// project_euler_17
module project_euler_17(
  input clk,
  input reset,
  output reg [3:0] ones_digit,
  output reg [3:0] tens_digit,
  output reg [3:0] hundreds_digit,
  output reg [15:0] letter_count,
  output reg done
);
For scale: about 29 flip-flops, about 0.0029 mm² of cells after synthesis.
==> flow/config.mk <==
export PLATFORM = sky130hd
export DESIGN_NAME = project_euler_17
export DESIGN_NICKNAME = project_euler_17
export VERILOG_FILES = /design/flow/design.v
export SDC_FILE = /design/flow/constraint.sdc
export NUM_CORES = 4
export LEC_CHECK = 0
export CAP_MARGIN = 20
export CELL_PAD_IN_SITES_DETAIL_PLACEMENT = 0
export CORE_ASPECT_RATIO = 1.02
export CORE_MARGIN = 2
export CORE_UTILIZATION = 70
export CTS_CLUSTER_DIAMETER = 27
export GPL_ROUTABILITY_DRIVEN = 1
export HOLD_SLACK_MARGIN = 0.07
export MAX_ROUTING_LAYER = met5
export SETUP_SLACK_MARGIN = -0.44
export SLEW_MARGIN = 35
==> flow/constraint.sdc <==
create_clock -name core_clock -period 5.66 [get_ports {clk}]
set_input_delay 1.1320 -clock core_clock [delete_from_list [all_inputs] [get_ports {clk}]]
set_output_delay 1.1320 -clock core_clock [all_outputs]
set_load 0.01 [all_outputs]
run.sh (not shown) runs the stock make flow with config.mk's settings and CLKGATE_MAP_FILE=.
The starting point completed and failed the layout checks on negative setup slack.
Next try:
CELL_PAD_IN_SITES_DETAIL_PLACEMENT = not set   (was 0)
CORE_ASPECT_RATIO = not set   (was 1.02)
CORE_UTILIZATION = 45   (was 70)
CTS_CLUSTER_DIAMETER = not set   (was 27)
GPL_ROUTABILITY_DRIVEN = not set   (was 1)
HOLD_SLACK_MARGIN = not set   (was 0.07)
MAX_ROUTING_LAYER = not set   (was met5)
SETUP_SLACK_MARGIN = not set   (was -0.44)
SLEW_MARGIN = 20   (was 35)
clock period = 6.44 ns   (was 5.66 ns; I/O delays follow)
Outcome:
- The changed run went through all stages and came out clean
- clock skew hardly moves
- non-clock buffer count drops by 9
- global-route usage drops by 15 points
- synthesized cell count is unchanged
- fmax climbs by 1.2%
- design area drops by 2.2%
Next try:
ABC_AREA = 1   (was not set)
CORE_UTILIZATION = 65   (was 45)
clock period = 6.35 ns   (was 6.44 ns; I/O delays follow)
=> Design area went down by 9.2%. Core utilization goes up by 24 points. Setup slack is better by 0.27 ns. Routed wire length came out lower by 11%. Synthesized area came out lower by 7.8%. Clock power rises by 21%. First-iteration DRC count is higher by 92%. Hold slack is about the same. Non-clock buffer count went down by 20. Combinational power drops by about 10%. Register-to-register slack gets better by 0.27 ns.
Next try:
ABC_AREA = not set   (was 1)
CTS_CLUSTER_DIAMETER = 30   (was not set)
CTS_CLUSTER_SIZE = 44   (was not set)
SETUP_SLACK_MARGIN = 1.07   (was not set)
clock period = 5.48 ns   (was 6.35 ns; I/O delays follow)
With this change the flow reached the layout checks and failed them: negative setup slack.
Worst setup slack gets worse by 1.2 ns.
Clock-buffer cell count is unchanged.
Final cell count shrinks by 2.0%.
Sequential share of layout area decreases by 4.5 points.
Global-route usage went up by 10 points.
Final area goes up by 24%.
Flip-flop count does not change.
Wire length increases by 82%.
Area after synthesis went up by 8.5%.
Power went up by 23%.
Next try:
CORE_UTILIZATION = 40   (was 65)
CTS_CLUSTER_DIAMETER = not set   (was 30)
CTS_CLUSTER_SIZE = not set   (was 44)
SETUP_SLACK_MARGIN = not set   (was 1.07)
clock period = 10.0 ns   (was 5.48 ns; I/O delays follow)
With this change the flow ran to the end with no violations.
Critical path depth is unchanged.
Sequential power went down by 47%.
Maximum frequency falls by 13%.
Worst setup slack is better by 3.6 ns.
Cell area goes down by 14%.
Next try:
CAP_MARGIN = 0   (was 20)
CELL_PAD_IN_SITES_DETAIL_PLACEMENT = 2   (was not set)
CORE_ASPECT_RATIO = 1.96   (was not set)
CORE_UTILIZATION = 72   (was 40)
GPL_ROUTABILITY_DRIVEN = 0   (was not set)
MIN_ROUTING_LAYER = met1   (was not set)
TNS_END_PERCENT = 75   (was not set)
Result: The changed run aborted during detailed placement (3_5_place_dp); die size drops by 42%; synthesized area stays the same; synthesized cell count is unchanged.

========
== run 1 ==
The RTL this note starts from:
==> flow/design.v <==
module project_euler_17(
  input clk,
  input reset,
  output reg [3:0] ones_digit,
  output reg [3:0] tens_digit,
  output reg [3:0] hundreds_digit,
  output reg [15:0] letter_count,
  output reg done
);
  integer next_ones_digit;
  integer next_tens_digit;
  integer next_hundreds_digit;
  integer letters;
  always @(posedge clk or posedge reset)
  begin
    if (reset) begin
      ones_digit <= 0;
      tens_digit <= 0;
      hundreds_digit <= 0;
      letter_count <= 0;
      done <= 0;
    end
    else if (!done) begin
      next_ones_digit = 0;
      next_tens_digit = 0;
      next_hundreds_digit = 0;
      letters = 0;
      next_tens_digit[3:0] = tens_digit;
      next_hundreds_digit[3:0] = hundreds_digit;
      if (ones_digit == 9) begin
        next_ones_digit = 0;
        if (tens_digit == 9) begin
          next_tens_digit = 0;
          if (hundreds_digit == 9) begin
            next_hundreds_digit = 0;
            letters += 11;  
            done <= 1;
          end
          else
            next_hundreds_digit[3:0] = hundreds_digit + 1;
        end
        else
          next_tens_digit[3:0] = tens_digit + 1;
      end
      else
        next_ones_digit[3:0] = ones_digit + 1;
      if (next_tens_digit != 1) begin
        case (next_ones_digit)
          1: letters += 3;  
          2: letters += 3;  
          3: letters += 5;  
          4: letters += 4;  
          5: letters += 4;  
          6: letters += 3;  
          7: letters += 5;  
          8: letters += 5;  
          9: letters += 4;  
        endcase
        case (next_tens_digit)
          2: letters += 6;  
          3: letters += 6;  
          4: letters += 5;  
          5: letters += 5;  
          6: letters += 5;  
          7: letters += 7;  
          8: letters += 6;  
          9: letters += 6;  
        endcase
      end
      else begin
        case (next_ones_digit)
          0: letters += 3;  
          1: letters += 6;  
          2: letters += 6;  
          3: letters += 8;  
          4: letters += 8;  
          5: letters += 7;  
          6: letters += 7;  
          7: letters += 9;  
          8: letters += 8;  
          9: letters += 8;  
        endcase
      end
      case (next_hundreds_digit)
        1: letters += 10;  
        2: letters += 10;  
        3: letters += 12;  
        4: letters += 11;  
        5: letters += 11;  
        6: letters += 10;  
        7: letters += 12;  
        8: letters += 12;  
        9: letters += 11;  
      endcase
      if (next_hundreds_digit > 0 && ((next_ones_digit > 0) || (next_tens_digit > 0)))
        letters += 3;  
      ones_digit <= next_ones_digit[3:0];
      tens_digit <= next_tens_digit[3:0];
      hundreds_digit <= next_hundreds_digit[3:0];
      letter_count <= letter_count + letters[15:0];
    end
  end
endmodule
clock: 9.58 ns
lec_check: 0
abc_area: 1
cap_margin: 0
cell_pad_in_sites_detail_placement: 0
cell_pad_in_sites_global_placement: 2
core_aspect_ratio: 1.03
core_margin: 2
core_utilization: 43
cts_cluster_diameter: 28
cts_cluster_size: 36
gpl_routability_driven: 1
hold_slack_margin: 0.03
max_routing_layer: met5
place_density_lb_addon: 0.05
setup_slack_margin: 1.6
slew_margin: 0
The flow did not stop early for run 1: all stages ran, and the layout cleared the timing, design-rule and antenna checks.
[inputs] run 2 vs run 1
# run 1
export LEC_CHECK = 0
export ABC_AREA = 1
export CAP_MARGIN = 0
export CELL_PAD_IN_SITES_DETAIL_PLACEMENT = 0
export CELL_PAD_IN_SITES_GLOBAL_PLACEMENT = 2
export CORE_ASPECT_RATIO = 1.03
export CORE_MARGIN = 2
export CORE_UTILIZATION = 43
export CTS_CLUSTER_DIAMETER = 28
export CTS_CLUSTER_SIZE = 36
export GPL_ROUTABILITY_DRIVEN = 1
export HOLD_SLACK_MARGIN = 0.03
export MAX_ROUTING_LAYER = met5
export PLACE_DENSITY_LB_ADDON = 0.05
export SETUP_SLACK_MARGIN = 1.6
export SLEW_MARGIN = 0
create_clock -name core_clock -period 9.58 [get_ports {clk}]
# run 2
export LEC_CHECK = 0
export CAP_MARGIN = 35
export CELL_PAD_IN_SITES_DETAIL_PLACEMENT = 0
export CORE_ASPECT_RATIO = 0.5
export CORE_MARGIN = 9
export CORE_UTILIZATION = 64
export CTS_CLUSTER_DIAMETER = 105
export GPL_ROUTABILITY_DRIVEN = 1
export HOLD_SLACK_MARGIN = 0.07
export MAX_ROUTING_LAYER = met5
export PLACE_DENSITY_LB_ADDON = 0.05
export SLEW_MARGIN = 0
export TNS_END_PERCENT = 25
create_clock -name core_clock -period 9.58 [get_ports {clk}]
Notes after the runs:
- Run 2 closes out successfully: all stages finished, all timing, DRC and antenna checks passed.
- When the final numbers for run 2 and run 1 were put side by side, the wire length turned out to be smaller in run 1.
- In run 2, the setup clock skew after layout came out 0.0033 ns below the value in run 1.
- The run showing the smaller net switching power is run 1.
- Summary — overall die width, run 2 relative to run 1: higher, by 39%.
- Looking at destination of the critical timing path, the letter_count[14] result is from run 1; the letter_count[11] one comes from run 2.
- Compared with run 1, in run 2 final HPWL from detailed placement grew by about 4%; fraction of the core area occupied by cells at floorplan grew by 27 points.
- Between run 2 and run 1, switching power as a share of total power is higher for run 2, run 1 comes in under that.
- Final-layout fill cell count of run 2 falls short of that of run 1 by more than half.
- Compared with run 1, in run 2 number of standard cells in the layout, taps in and fillers out went down; post-synthesis cell area has increased.
Modified inputs, run 3 compared to run 2
# run 2
export LEC_CHECK = 0
export CAP_MARGIN = 35
export CELL_PAD_IN_SITES_DETAIL_PLACEMENT = 0
export CORE_ASPECT_RATIO = 0.5
export CORE_MARGIN = 9
export CORE_UTILIZATION = 64
export CTS_CLUSTER_DIAMETER = 105
export GPL_ROUTABILITY_DRIVEN = 1
export HOLD_SLACK_MARGIN = 0.07
export MAX_ROUTING_LAYER = met5
export PLACE_DENSITY_LB_ADDON = 0.05
export SLEW_MARGIN = 0
export TNS_END_PERCENT = 25
create_clock -name core_clock -period 9.58 [get_ports {clk}]
# run 3
export LEC_CHECK = 0
export CAP_MARGIN = 0
export CELL_PAD_IN_SITES_DETAIL_PLACEMENT = 0
export CORE_ASPECT_RATIO = 0.5
export CORE_MARGIN = 2
export CORE_UTILIZATION = 64
export GPL_ROUTABILITY_DRIVEN = 1
export HOLD_SLACK_MARGIN = 0.3
export MAX_ROUTING_LAYER = met5
export PLACE_DENSITY = 0.8
export SETUP_SLACK_MARGIN = 2.24
export SLEW_MARGIN = 40
export TNS_END_PERCENT = 25
create_clock -name core_clock -period 9.58 [get_ports {clk}]
[summary]
Going from run 2 to run 3, power share of the clock group shows a reduction of 7.4 points; number of clock buffers in the layout shows an increase of 1; normalized max-slew margin shows an increase of 1.3 points; share of the clock period used by the worst path after layout shows a reduction of 0.78 points; register-to-register slack shows an increase of 0.08 ns.
Re met3 wire length: run 3 is about 30% down on run 2.
Comparing run 3 and run 2, the higher share of final layout cell area taken by non-clock buffers is on run 2.
### run 3 -> run 4
# run 3
export LEC_CHECK = 0
export CAP_MARGIN = 0
export CELL_PAD_IN_SITES_DETAIL_PLACEMENT = 0
export CORE_ASPECT_RATIO = 0.5
export CORE_MARGIN = 2
export CORE_UTILIZATION = 64
export GPL_ROUTABILITY_DRIVEN = 1
export HOLD_SLACK_MARGIN = 0.3
export MAX_ROUTING_LAYER = met5
export PLACE_DENSITY = 0.8
export SETUP_SLACK_MARGIN = 2.24
export SLEW_MARGIN = 40
export TNS_END_PERCENT = 25
create_clock -name core_clock -period 9.58 [get_ports {clk}]
# run 4
export LEC_CHECK = 0
export CAP_MARGIN = 20
export CELL_PAD_IN_SITES_DETAIL_PLACEMENT = 0
export CORE_ASPECT_RATIO = 0.5
export CORE_MARGIN = 2
export CORE_UTILIZATION = 64
export GPL_ROUTABILITY_DRIVEN = 1
export HOLD_SLACK_MARGIN = 0.07
export MAX_ROUTING_LAYER = met5
export PLACE_DENSITY_LB_ADDON = 0.05
export SLEW_MARGIN = 0
export TNS_END_PERCENT = 25
create_clock -name core_clock -period 9.58 [get_ports {clk}]
==> results <==
Run 4: full flow OK, the timing, design-rule and antenna checks passed. On maximum frequency, run 3 and run 4 are neck and neck. Comparing run 3 and run 4, global-route wire length before repair is lower on run 3. Wire length on run 4 is up relative to run 3. Reported for run 3 and run 4, clock sink count turned out identical to the last digit. NOTE number of global-route vias before repair run 3->run 4 increased by a few percent.
The inputs of run 5 differ from those of run 4 as listed below.
# run 4
export LEC_CHECK = 0
export CAP_MARGIN = 20
export CELL_PAD_IN_SITES_DETAIL_PLACEMENT = 0
export CORE_ASPECT_RATIO = 0.5
export CORE_MARGIN = 2
export CORE_UTILIZATION = 64
export GPL_ROUTABILITY_DRIVEN = 1
export HOLD_SLACK_MARGIN = 0.07
export MAX_ROUTING_LAYER = met5
export PLACE_DENSITY_LB_ADDON = 0.05
export SLEW_MARGIN = 0
export TNS_END_PERCENT = 25
create_clock -name core_clock -period 9.58 [get_ports {clk}]
# run 5
export LEC_CHECK = 0
export CAP_MARGIN = 20
export CELL_PAD_IN_SITES_DETAIL_PLACEMENT = 0
export CORE_ASPECT_RATIO = 1.67
export CORE_MARGIN = 2
export CORE_UTILIZATION = 55
export GPL_ROUTABILITY_DRIVEN = 1
export HOLD_SLACK_MARGIN = 0.07
export MAX_ROUTING_LAYER = met5
export PLACE_DENSITY_LB_ADDON = 0.05
export SETUP_SLACK_MARGIN = 2.72
export SLEW_MARGIN = 0
create_clock -name core_clock -period 9.58 [get_ports {clk}]
==> comparison <==
Against run 4 as the reference, run 5 delivers a higher non-clock buffer count. Minimum setup slack after placement in run 5 vs run 4: down 0.13 ns. The end of the critical path comes out letter_count[11] in one run and letter_count[13] in the other, namely in run 5 and run 4 respectively. Changes observed in run 5 relative to run 4: arrival time at the worst endpoint decreased by 0.39 ns relative to the old numbers; via count fell by 51; total of clock buffers placed in the layout has increased.
Power is estimated from default activity; no workload was simulated.
